==> build 94: inputs <==
==> flow/design.v (excerpt) <==
module labyrinth_car
(
	input  		 clk	,
	input  		 rst	,	 
	input  		 echoR,
	input  		 echoL,
	input  		 echoM,
	output 		 trigR,	 
	output 		 trigL,
	output 		 trigM,
	output 		 Tx	,
	output [3:0] motors_PWM,
	output 		 led,
	output 		 buzzer
);
wire [ 7:0] dataTransmit;
wire 			TxEnable 	;
wire [11:0] distanceR	;
wire [11:0] distanceL	;
wire [11:0] distanceM	;
wire 			endR 			;
wire 			endL			;
wire 			endM			;
wire [27:0]	duty			;
UART_Tx UART_Transmitter(
	.i_Clock(clk)        	,
	.i_Reset(rst)        	,
	.i_TX_DV(TxEnable)     	,
	.i_TX_Byte(dataTransmit),
	.o_TX_Serial(Tx) 		,
	.o_TX_Done()
);
algoritamKretanja AK
(
	.clk(clk)		,
	.rst(rst)		,
	.USR(distanceR),
	.USL(distanceL),
	.USM(distanceM),
	.endR(endR)		,
	.endL(endL)		,
	.endM(endM)		,
	.TxEnable(TxEnable)	,
	.TxData(dataTransmit),
	.duty(duty),
	.led(led),
	.buzzer(buzzer)
);
hcsr04 UltrasonicR
(
	.clk(clk)		,
	.rst(rst)		,
	.echoPin(echoR),
	.trigPin(trigR),
	.o_distance(distanceR),
	.M_end(endR)
);
hcsr04 UltrasonicL
(
	.clk(clk)		,
	.rst(rst)		,
	.echoPin(echoL),
	.trigPin(trigL),
	.o_distance(distanceL),
	.M_end(endL)
);
hcsr04 UltrasonicM
(
	.clk(clk)		,
	.rst(rst)		,
	.echoPin(echoM),
	.trigPin(trigM),
	.o_distance(distanceM),
	.M_end(endM)
);
PWM_generator PWM
(
	.clk(clk)	,
	.rst(rst)	,
	.duty(duty)	,
	.IN(motors_PWM)
);
endmodule
clock: 4.35 ns
lec_check: 0
cap_margin: 20
cell_pad_in_sites_detail_placement: 0
core_margin: 4
core_utilization: 72
cts_cluster_size: 26
gpl_routability_driven: 1
min_routing_layer: met1
place_density_lb_addon: 0.13
setup_slack_margin: 1.23
slew_margin: 10
run.sh (not shown) runs the stock make flow with config.mk's settings and CLKGATE_MAP_FILE=.
==> trial 80 (differences from build 94) <==
- CAP_MARGIN: 20 -> 25
- CELL_PAD_IN_SITES_DETAIL_PLACEMENT: 0 -> unset
- CORE_MARGIN: 4 -> 7
- CORE_UTILIZATION: 72 -> 40
- CTS_CLUSTER_SIZE: 26 -> unset
- GPL_ROUTABILITY_DRIVEN: 1 -> 0
- MIN_ROUTING_LAYER: met1 -> unset
- PLACE_DENSITY_LB_ADDON: 0.13 -> unset
- SETUP_SLACK_MARGIN: 1.23 -> unset
- SLEW_MARGIN: 10 -> 20
==> flow/constraint.sdc (replaced) <==
create_clock -name core_clock -period 10.0 [get_ports {clk}]
set_input_delay 2.0000 -clock core_clock [delete_from_list [all_inputs] [get_ports {clk}]]
set_output_delay 2.0000 -clock core_clock [all_outputs]
set_load 0.01 [all_outputs]
==> trial 61 (differences from build 94) <==
- CELL_PAD_IN_SITES_DETAIL_PLACEMENT: 0 -> unset
- CORE_MARGIN: 4 -> 2
- CORE_UTILIZATION: 72 -> 55
- CTS_CLUSTER_SIZE: 26 -> unset
- GPL_ROUTABILITY_DRIVEN: 1 -> unset
- MIN_ROUTING_LAYER: met1 -> unset
- PLACE_DENSITY_LB_ADDON: 0.13 -> unset
- SETUP_SLACK_MARGIN: 1.23 -> unset
- SLEW_MARGIN: 10 -> 20
==> flow/constraint.sdc (replaced) <==
create_clock -name core_clock -period 5.06 [get_ports {clk}]
set_input_delay 1.0120 -clock core_clock [delete_from_list [all_inputs] [get_ports {clk}]]
set_output_delay 1.0120 -clock core_clock [all_outputs]
set_load 0.01 [all_outputs]
==> comparison <==
- Trial 80 finished clean. Build 94 ran to the end with violations: setup timing. Trial 61 produced a clean layout.
- In trial 61 the clock power is lower than in build 94, by about 17%.
- Clock-buffer cell count: build 94 < trial 80 < trial 61.
- Maximum frequency: build 94 > trial 61 > trial 80.
- Of trial 61 and build 94, trial 61 has the higher critical path depth (gap 2).
- The highest hold slack belongs to build 94, the lowest to trial 61.
- Die size: trial 80 > trial 61 > build 94.
- In flip-flop count, build 94 and trial 80 do not differ.
- Non-clock buffer count: build 94 is higher than trial 61 (77).
- The lowest register-to-register slack belongs to build 94, the highest to trial 80.

---

==> inputs of job 4672 <==
labyrinth_car again, from the RTL that the note above started with.
clock: 3.6 ns
lec_check: 0
abc_area: 1
cap_margin: 20
core_aspect_ratio: 0.9
core_margin: 2
core_utilization: 72
cts_cluster_diameter: 202
gpl_routability_driven: 0
place_density_lb_addon: 0.03
setup_slack_margin: -0.35
slew_margin: 20
==> inputs of job 2232, as changes to job 4672 <==
- ABC_AREA: 1 -> not set
- CORE_ASPECT_RATIO: 0.9 -> not set
- CTS_CLUSTER_DIAMETER: 202 -> not set
- GPL_ROUTABILITY_DRIVEN: 0 -> not set
- PLACE_DENSITY_LB_ADDON: 0.03 -> not set
- SETUP_SLACK_MARGIN: -0.35 -> 0.64
==> flow/constraint.sdc (replaced) <==
create_clock -name core_clock -period 4.46 [get_ports {clk}]
set_input_delay 0.8920 -clock core_clock [delete_from_list [all_inputs] [get_ports {clk}]]
set_output_delay 0.8920 -clock core_clock [all_outputs]
set_load 0.01 [all_outputs]
==> summary of the runs <==
- Job 4672 produced a layout that fails on setup timing. Job 2232 completed and failed the layout checks on setup timing.
- Between job 2232 and job 4672, the lower register-to-register slack is in job 4672 (gap 0.56 ns).
- Against job 4672, the fmax of job 2232 is lower by about 6.4%.
- Between job 4672 and job 2232, the lower sequential share of layout area is in job 4672 (gap 0.74 points).
- Against job 4672, the die size of job 2232 is lower by about 0.7%.

---

==> v12: inputs <==
Starting RTL as in the previous note.
## labyrinth_car
module labyrinth_car
(
	input  		 clk	,
	input  		 rst	,	 
	input  		 echoR,
	input  		 echoL,
	input  		 echoM,
	output 		 trigR,	 
	output 		 trigL,
	output 		 trigM,
	output 		 Tx	,
	output [3:0] motors_PWM,
	output 		 led,
	output 		 buzzer
);
==> flow/config.mk <==
export PLATFORM = sky130hd
export DESIGN_NAME = labyrinth_car
export DESIGN_NICKNAME = labyrinth_car
export VERILOG_FILES = /design/flow/design.v
export SDC_FILE = /design/flow/constraint.sdc
export NUM_CORES = 4
export LEC_CHECK = 0
export ABC_AREA = 1
export CAP_MARGIN = 0
export CORE_ASPECT_RATIO = 0.85
export CORE_MARGIN = 2
export CORE_UTILIZATION = 72
export CTS_CLUSTER_DIAMETER = 143
export GPL_ROUTABILITY_DRIVEN = 0
export PLACE_DENSITY = 0.37
export SLEW_MARGIN = 20
==> flow/constraint.sdc <==
create_clock -name core_clock -period 3.79 [get_ports {clk}]
set_input_delay 0.7580 -clock core_clock [delete_from_list [all_inputs] [get_ports {clk}]]
set_output_delay 0.7580 -clock core_clock [all_outputs]
set_load 0.01 [all_outputs]
==> v27 (differences from v12) <==
Settings changed: ABC_AREA 1 to default, CAP_MARGIN 0 to 20, CORE_ASPECT_RATIO 0.85 to default, CORE_UTILIZATION 72 to 67, CTS_CLUSTER_DIAMETER 143 to default, GPL_ROUTABILITY_DRIVEN 0 to default, PLACE_DENSITY 0.37 to default.
==> flow/constraint.sdc (replaced) <==
create_clock -name core_clock -period 6.74 [get_ports {clk}]
set_input_delay 1.3480 -clock core_clock [delete_from_list [all_inputs] [get_ports {clk}]]
set_output_delay 1.3480 -clock core_clock [all_outputs]
set_load 0.01 [all_outputs]
==> notes <==
Of v12 and v27, v12 has the higher non-clock buffer count (gap 96). Core utilization: v27 is lower than v12 (8.7 points). v27 completed without violations. v12 finished but failed the layout checks on negative setup slack. In v12 the total power is larger than in v27, by about 80%. Against v27, the synthesized cell count of v12 is larger by about 17%. Of v12 and v27, v27 has the higher sequential share of layout area (gap 1.6 points). Against v12, the combinational power of v27 is lower by 51%. Sequential power: v12 is higher than v27 (about 80%). Against v12, the die area of v27 is larger by 6.5%. Between v27 and v12, the lower fmax is in v27 (gap 11%, measured against v12). In v27 the worst setup slack is better than in v12, by 2.4 ns.
==> figures <==
| metric | v12 | v27 |
|---|---|---|
| Global-route wire length before repair | 87000 um | 76700 um |
| Met3 Track Usage GR | 0.0563 | 0.0348 |
| Overall fraction of global-route tracks in use | 0.342 | 0.286 |
| Reg2Reg Depth | 22 | 19 |
| Max-slew headroom at the worst pin | 0.369 | 0.337 |
| Full die area | 0.0300 mm2 | 0.0319 mm2 |
| Launch point of the critical path | AK.duty[9]$_SDFFE_PP0P_ | AK.duty[21]$_SDFFE_PP0P_ |
| Fmax achieved | 227 MHz | 202 MHz |
| Seq/total area | 0.279 | 0.295 |
| Setup crit end | PWM.IN[1]$_SDFF_PP0_ | PWM.IN[3]$_SDFF_PP0_ |
| Post-route non-filler standard cell count | 3353 | 2813 |
| Power share of the sequential group | 0.466 | 0.474 |
| Area reported by Yosys stat | 0.0206 mm2 | 0.0205 mm2 |
| Seq share, synth | 0.314 | 0.316 |
| Clk tree area frac | 0.0541 | 0.0548 |
| Worst IR Drop VDD | 0.000390 V | 0.000231 V |
| Final design instance area without fill | 0.0233 mm2 | 0.0219 mm2 |
| Post-CTS Setup Inserts | 6 | 0 |
| 1st-iter DRT viols | 2138 | 1239 |
| Actual slew at the worst max-slew pin | 0.940 ns | 0.986 ns |
| Result of the run | complete, but fails checks | complete, no violations |
| Layout check failures | negative setup slack | - |
| Multi-input gate share of the layout cell area | 0.542 | 0.588 |
No activity file was given, so power comes from the tool's default toggle rates.
